==> 05-03 <==
==> flow/design.v <==
`timescale 1ns / 1ps
module counter #(size = 8) (clk, rst, ld, ld_val, en, up, val);
    input                 clk, rst, ld, en, up;
    input      [size-1:0] ld_val;
    output reg [size-1:0] val;
    always @(posedge clk, posedge rst) begin
        if (rst) begin
            val <= 0;
        end else if (ld) begin
            val <= ld_val;
        end else if (en) begin
            val <= (up) ? val+1 : val-1;
        end
    end
endmodule
module barrelshift #(size = 8) (barrel_in, barrel, right, barrel_out);
    input      signed [size-1:0] barrel_in;
    input                  [3:0] barrel;
    input                        right;
    output reg signed [size-1:0] barrel_out;
    always @(barrel_in, barrel, right) begin
        barrel_out = barrel_in;
        if (barrel == 1) begin
            barrel_out = (right) ? barrel_in >>> 1 : barrel_in <<< 1;
        end else if (barrel == 2) begin
            barrel_out = (right) ? barrel_in >>> 2 : barrel_in <<< 2;
        end else if (barrel == 3) begin
            barrel_out = (right) ? barrel_in >>> 3 : barrel_in <<< 3;
        end else if (barrel == 4) begin
            barrel_out = (right) ? barrel_in >>> 4 : barrel_in <<< 4;
        end else if (barrel == 5) begin
            barrel_out = (right) ? barrel_in >>> 5 : barrel_in <<< 5;
        end else if (barrel == 6) begin
            barrel_out = (right) ? barrel_in >>> 6 : barrel_in <<< 6;
        end else if (barrel == 7) begin
            barrel_out = (right) ? barrel_in >>> 7 : barrel_in <<< 7;
        end else if (barrel == 8) begin
            barrel_out = (right) ? barrel_in >>> 8 : barrel_in <<< 8;
        end else if (barrel == 9) begin
            barrel_out = (right) ? barrel_in >>> 9 : barrel_in <<< 9;
        end else if (barrel == 10) begin
            barrel_out = (right) ? barrel_in >>> 10 : barrel_in <<< 10;
        end else if (barrel == 11) begin
            barrel_out = (right) ? barrel_in >>> 11 : barrel_in <<< 11;
        end else if (barrel == 12) begin
            barrel_out = (right) ? barrel_in >>> 12 : barrel_in <<< 12;
        end else if (barrel == 13) begin
            barrel_out = (right) ? barrel_in >>> 13 : barrel_in <<< 13;
        end else if (barrel == 14) begin
            barrel_out = (right) ? barrel_in >>> 14 : barrel_in <<< 14;
        end else if (barrel == 15) begin
            barrel_out = (right) ? barrel_in >>> 15 : barrel_in <<< 15;
        end
    end
endmodule
module register #(size = 8) (clk, rst, ld, ld_val, val);
    input clk, rst, ld;
    input      signed [size-1:0] ld_val;
    output reg signed [size-1:0] val;
    always @(posedge clk, posedge rst) begin
        if (rst) begin
            val <= 0;
        end else if (ld) begin
            val <= ld_val;
        end
    end
endmodule
module cordic (clk, rst, s, angle, done, sine, cosine);
    input                   clk, rst, s;
    input   signed  [31:0]  angle;
    output  reg             done;
    output  signed  [31:0]  sine, cosine;
    reg              [1:0]  y, yn;
    wire                    z;
    wire             [3:0]  cntr_val0;
    wire    signed  [31:0]  atan [0:15];
    reg                     reg_ld_angle, reg_ld_sine, reg_ld_cosine, cntr_ld0, cntr_en0;
    wire    signed  [31:0]  reg_ld_val_angle, reg_ld_val_sine, reg_ld_val_cosine;
    wire    signed  [31:0]  reg_val_angle, reg_val_sine, reg_val_cosine, bshft_val_cosine, bshft_val_sine;
    assign atan[0]  = 450_000_000;
    assign atan[1]  = 265_650_512;
    assign atan[2]  = 140_362_435;
    assign atan[3]  = 071_250_163;
    assign atan[4]  = 035_763_344;
    assign atan[5]  = 017_899_106;
    assign atan[6]  = 008_951_737;
    assign atan[7]  = 004_476_142;
    assign atan[8]  = 002_381_050;
    assign atan[9]  = 001_119_057;
    assign atan[10] = 000_559_529;
    assign atan[11] = 000_279_765;
    assign atan[12] = 000_139_882;
    assign atan[13] = 000_069_941;
    assign atan[14] = 000_034_971;
    assign atan[15] = 000_017_485;
    always @(posedge clk, posedge rst) begin
        if (rst) begin
            y <= 0;
        end else begin
            y <= yn;
        end
    end
    always @(y, s, z) begin
        case (y)
            0: begin
                if (~s) begin
                    yn <= 0;
                end else begin
                    yn <= 1;
                end
            end
            1: begin
                if (~z) begin
                    yn <= 1;
                end else begin
                    yn <= 2;
                end
            end
            2: begin
                if (s) begin
                    yn <= 2;
                end else begin
                    yn <= 0;
                end
            end
            default: yn <= 2'bxx;
        endcase
    end
    always @(y, s) begin
        reg_ld_angle = 0; reg_ld_sine = 0; reg_ld_cosine = 0; cntr_ld0 = 0; cntr_en0 = 0; done = 0;
        case (y)
            0: begin
                reg_ld_angle = 1; cntr_ld0 = 1;
                if (s) begin
                    reg_ld_sine = 1; reg_ld_cosine = 1;
                end
            end
            1: begin
                reg_ld_angle = 1; reg_ld_sine = 1; reg_ld_cosine = 1; cntr_en0 = 1;
            end
            2: begin
                done = 1;
            end
        endcase
    end
    assign reg_ld_val_angle = (y == 0) ? angle : (reg_val_angle >= 000_000_000) ? 
        reg_val_angle - atan[cntr_val0] : reg_val_angle + atan[cntr_val0];
    assign reg_ld_val_cosine = (y == 0) ? 006_073_000 : (reg_val_angle >= 000_000_000) ?
        reg_val_cosine - bshft_val_sine : reg_val_cosine + bshft_val_sine;
    assign reg_ld_val_sine = (y == 0) ? 000_000_000 : (reg_val_angle >= 000_000_000) ?
        reg_val_sine + bshft_val_cosine : reg_val_sine - bshft_val_cosine;
    assign z = (cntr_val0 == 15);
    counter   #(4) c0 (clk, rst, cntr_ld0, 0, cntr_en0, 1, cntr_val0);
    register #(32) r_angle (clk, rst, reg_ld_angle, reg_ld_val_angle, reg_val_angle);
    register #(32) r_cosine (clk, rst, reg_ld_cosine, reg_ld_val_cosine, reg_val_cosine);
    register #(32) r_sine (clk, rst, reg_ld_sine, reg_ld_val_sine, reg_val_sine);
    barrelshift #(32) b_cosine (reg_val_cosine, cntr_val0, 1, bshft_val_cosine);
    barrelshift #(32) b_sine (reg_val_sine, cntr_val0, 1, bshft_val_sine);
    assign sine = reg_val_sine;
    assign cosine = reg_val_cosine;
endmodule
==> flow/run.sh <==
#!/bin/bash
# the make line also repeats each setting of config.mk as NAME=value (left out here)
make -C /OpenROAD-flow-scripts/flow DESIGN_CONFIG=/design/flow/config.mk WORK_HOME=/design/flow/orfs CLKGATE_MAP_FILE= finish
==> flow/config.mk <==
export PLATFORM = sky130hd
export DESIGN_NAME = cordic
export DESIGN_NICKNAME = cordic
export VERILOG_FILES = /design/flow/design.v
export SDC_FILE = /design/flow/constraint.sdc
export NUM_CORES = 4
export LEC_CHECK = 0
export ABC_AREA = 0
export CAP_MARGIN = 20
export CELL_PAD_IN_SITES_GLOBAL_PLACEMENT = 0
export CORE_ASPECT_RATIO = 0.56
export CORE_MARGIN = 10
export CORE_UTILIZATION = 18
export CTS_CLUSTER_DIAMETER = 254
export CTS_CLUSTER_SIZE = 86
export GPL_ROUTABILITY_DRIVEN = 0
export HOLD_SLACK_MARGIN = 0.11
export MAX_ROUTING_LAYER = met5
export PLACE_DENSITY_LB_ADDON = 0.24
export SETUP_SLACK_MARGIN = 0.5
export SLEW_MARGIN = 40
export TNS_END_PERCENT = 85
==> flow/constraint.sdc <==
create_clock -name core_clock -period 4.69 [get_ports {clk}]
set_input_delay 0.9380 -clock core_clock [delete_from_list [all_inputs] [get_ports {clk}]]
set_output_delay 0.9380 -clock core_clock [all_outputs]
set_load 0.01 [all_outputs]
==> 02-25 (differences from 05-03) <==
- CORE_ASPECT_RATIO: 0.56 -> default
- CORE_MARGIN: 10 -> 2
- CORE_UTILIZATION: 18 -> 40
- CTS_CLUSTER_DIAMETER: 254 -> default
- CTS_CLUSTER_SIZE: 86 -> default
- GPL_ROUTABILITY_DRIVEN: 0 -> 1
- PLACE_DENSITY_LB_ADDON: 0.24 -> default
- SLEW_MARGIN: 40 -> 20
- TNS_END_PERCENT: 85 -> default
==> flow/constraint.sdc (replaced) <==
create_clock -name core_clock -period 5.3 [get_ports {clk}]
set_input_delay 1.0600 -clock core_clock [delete_from_list [all_inputs] [get_ports {clk}]]
set_output_delay 1.0600 -clock core_clock [all_outputs]
set_load 0.01 [all_outputs]
==> 07-17 (differences from 05-03) <==
- ABC_AREA: 0 -> 1
- CORE_ASPECT_RATIO: 0.56 -> default
- CORE_MARGIN: 10 -> 2
- CORE_UTILIZATION: 18 -> 58
- CTS_CLUSTER_DIAMETER: 254 -> 218
- CTS_CLUSTER_SIZE: 86 -> 88
- GPL_ROUTABILITY_DRIVEN: 0 -> 1
- HOLD_SLACK_MARGIN: 0.11 -> default
- PLACE_DENSITY: default -> 0.42
- PLACE_DENSITY_LB_ADDON: 0.24 -> default
- SETUP_SLACK_MARGIN: 0.5 -> -0.53
- SLEW_MARGIN: 40 -> 20
- TNS_END_PERCENT: 85 -> 30
==> flow/constraint.sdc (replaced) <==
create_clock -name core_clock -period 5.3 [get_ports {clk}]
set_input_delay 1.0600 -clock core_clock [delete_from_list [all_inputs] [get_ports {clk}]]
set_output_delay 1.0600 -clock core_clock [all_outputs]
set_load 0.01 [all_outputs]
==> comparison <==
Register-to-register slack, lowest first: 05-03, 02-25, 07-17. Non-clock buffer count: 07-17 is lower than 05-03 (955). Final cell count, lowest first: 07-17, 02-25, 05-03. Against 07-17, the sequential share of layout area of 02-25 is lower by 2.5 points. 07-17 completed and failed the layout checks on setup timing. 05-03 produced a layout that fails on setup timing. 02-25 ran to the end with violations: setup timing. Between 07-17 and 02-25, the lower area after synthesis is in 02-25 (gap about 2%, measured against 02-25). Worst setup slack, lowest first: 05-03, 02-25, 07-17. Against 02-25, the routed wire length of 07-17 is lower by 26%. Final area: 02-25 is higher than 07-17 (29%).
==> figures <==
                                                                               07-17                       05-03                       02-25
Via-to-Cell Ratio                                                               6.45                        5.47                        6.79
Post-synthesis compound-gate area fraction                                     27.3%                       40.5%                       40.5%
Achievable clock frequency                                                   179 MHz                     171 MHz                     172 MHz
Total Die Area                                                            35,300 um2                 121,000 um2                  49,800 um2
Drt first pass iters                                                              10                          10                           9
Antenna fix cells                                                                  0                           4                           0
Sequential share of the synthesized area                                       13.2%                       13.4%                       13.4%
Layout clock area frac                                                         1.39%                      0.912%                      0.994%
DR iter-0 viols                                                                4,511                       4,167                       3,953
Core utilization of the finished layout                                        68.3%                       32.2%                       62.2%
Signal inverters                                                                 429                          63                          63
Crit path capture                                         r_sine.val[28]$_DFFE_PP0P_  r_sine.val[31]$_DFFE_PP0P_  r_sine.val[31]$_DFFE_PP0P_
Result of the run                                           finished with violations    finished with violations    finished with violations
Violated checks                                                         setup timing                setup timing                setup timing
Buffers plus inverters on the worst setup path                                     4                           4                           7
Post-Route Skew                                                            0.0151 ns                   0.0179 ns                   0.0276 ns
Final TNS setup                                                             -3.10 ns                   -47.54 ns                    -6.84 ns
Layout clock buffers                                                              10                          10                           9
Die Height                                                                    188 um                      265 um                      223 um
Post-synthesis cell type with the largest instance count                     nand2_1                     a21oi_1                     a21oi_1

* * *

==> run P <==
RTL: the design.v shown in full above, as it stands there.
clock: 3.13 ns
lec_check: 0
cap_margin: 20
core_margin: 2
core_utilization: 66
cts_cluster_diameter: 303
max_routing_layer: met4
setup_slack_margin: 0.3
slew_margin: 20
tns_end_percent: 5
run.sh (not shown) runs the stock make flow with config.mk's settings and CLKGATE_MAP_FILE=.
==> inputs of run A, as changes to run P <==
CELL_PAD_IN_SITES_GLOBAL_PLACEMENT = 1   (was not set)
CORE_ASPECT_RATIO = 0.58   (was not set)
CORE_MARGIN = 9   (was 2)
CORE_UTILIZATION = 27   (was 66)
CTS_CLUSTER_DIAMETER = not set   (was 303)
CTS_CLUSTER_SIZE = 35   (was not set)
HOLD_SLACK_MARGIN = 0.15   (was not set)
MAX_ROUTING_LAYER = not set   (was met4)
SLEW_MARGIN = 10   (was 20)
TNS_END_PERCENT = not set   (was 5)
==> flow/constraint.sdc (replaced) <==
create_clock -name core_clock -period 4.01 [get_ports {clk}]
set_input_delay 0.8020 -clock core_clock [delete_from_list [all_inputs] [get_ports {clk}]]
set_output_delay 0.8020 -clock core_clock [all_outputs]
set_load 0.01 [all_outputs]
==> results <==
Run A finished but failed the layout checks on negative setup slack. Run P did not get past 4_1_cts on DPL-0038.
Area after synthesis is the same in run A and run P.
In synthesized cell count, run P and run A do not differ.
The die size of run A is 2.7 times that of run P.

* * *

==> inputs of job 1858 <==
RTL: the design.v shown in full above, as it stands there.
Settings: LEC_CHECK=0, ABC_AREA=1, CAP_MARGIN=20, CORE_MARGIN=7, CORE_UTILIZATION=40, CTS_CLUSTER_DIAMETER=197, CTS_CLUSTER_SIZE=98, PLACE_DENSITY_LB_ADDON=0.27, SETUP_SLACK_MARGIN=-0.1, SLEW_MARGIN=20, TNS_END_PERCENT=5; clock period 7.5 ns.
==> job 9205 (differences from job 1858) <==
==> flow/config.mk (replaced) <==
export PLATFORM = sky130hd
export DESIGN_NAME = cordic
export DESIGN_NICKNAME = cordic
export VERILOG_FILES = /design/flow/design.v
export SDC_FILE = /design/flow/constraint.sdc
export NUM_CORES = 4
export LEC_CHECK = 0
export ABC_AREA = 1
export CAP_MARGIN = 20
export CORE_MARGIN = 2
export CORE_UTILIZATION = 72
export CTS_CLUSTER_DIAMETER = 350
export CTS_CLUSTER_SIZE = 100
export PLACE_DENSITY = 0.43
export SETUP_SLACK_MARGIN = 0.3
export SLEW_MARGIN = 20
==> flow/constraint.sdc (replaced) <==
create_clock -name core_clock -period 4.32 [get_ports {clk}]
set_input_delay 0.8640 -clock core_clock [delete_from_list [all_inputs] [get_ports {clk}]]
set_output_delay 0.8640 -clock core_clock [all_outputs]
set_load 0.01 [all_outputs]
==> job 4670 (differences from job 1858) <==
==> flow/config.mk (replaced) <==
export PLATFORM = sky130hd
export DESIGN_NAME = cordic
export DESIGN_NICKNAME = cordic
export VERILOG_FILES = /design/flow/design.v
export SDC_FILE = /design/flow/constraint.sdc
export NUM_CORES = 4
export LEC_CHECK = 0
export CAP_MARGIN = 20
export CORE_ASPECT_RATIO = 1.08
export CORE_MARGIN = 2
export CORE_UTILIZATION = 36
export CTS_CLUSTER_DIAMETER = 136
export CTS_CLUSTER_SIZE = 67
export GPL_TIMING_DRIVEN = 1
export SLEW_MARGIN = 40
==> results <==
- Job 9205 did not get past detailed placement. Job 4670 produced a clean layout. Job 1858 completed with no timing, DRC or antenna violations.
- Between job 1858 and job 4670, the lower critical path depth is in job 4670 (gap 7).
- Between job 4670 and job 1858, the lower count of clock-buffer cells in the layout is in job 4670 (gap 2).
- Clock skew: job 4670 is higher than job 1858 (0.0062 ns).
- In flip-flop count, job 1858 and job 4670 do not differ.
- In area after synthesis, job 9205 and job 1858 do not differ.
- Of job 1858 and job 4670, job 4670 has the higher global-route usage (gap 6.6 points).
- Setup slack: job 4670 is lower than job 1858 (0.56 ns).
- Of job 1858 and job 4670, job 1858 has the higher cell count (gap about 16%, measured against job 4670).
==> figures <==
Placed Instances: job 1858 4,043; job 9205 -; job 4670 3,466
Worst R2R Setup Slack: job 1858 0.92 ns; job 9205 -; job 4670 0.35 ns
Startpoint of the worst-slack reg-to-reg timing path: job 1858 c0.val[2]; job 9205 -; job 4670 c0.val[0]
Kind of critical path: job 1858 flip-flop to flip-flop; job 9205 -; job 4670 flip-flop to flip-flop
XOR-XNOR Cells, Area Fraction: job 1858 0.0456; job 9205 0.0456; job 4670 0.0756
Die Wd: job 1858 235 µm; job 9205 169 µm; job 4670 226 µm
Total count of max-transition violations in the final report: job 1858 0; job 9205 -; job 4670 0
Clock-cell share of area: job 1858 0.0142; job 9205 -; job 4670 0.0144
Total die area: job 1858 55,400 µm²; job 9205 28,600 µm²; job 4670 55,300 µm²
CTS tree: job 1858 done; job 9205 -; job 4670 done
Tapcell Cnt: job 1858 615; job 9205 -; job 4670 720
Final GP Congestion: job 1858 1.05; job 9205 1.27; job 4670 1.06
Cell with the most instances after synthesis: job 1858 sky130_fd_sc_hd__nand2_1; job 9205 sky130_fd_sc_hd__nand2_1; job 4670 sky130_fd_sc_hd__a21oi_1
Outcome: job 1858 finished clean; job 9205 stopped before the end; job 4670 finished clean
Last stage reached: job 1858 -; job 9205 detailed placement; job 4670 -
Chip area in the Yosys report: job 1858 19,600 µm²; job 9205 19,600 µm²; job 4670 19,200 µm²
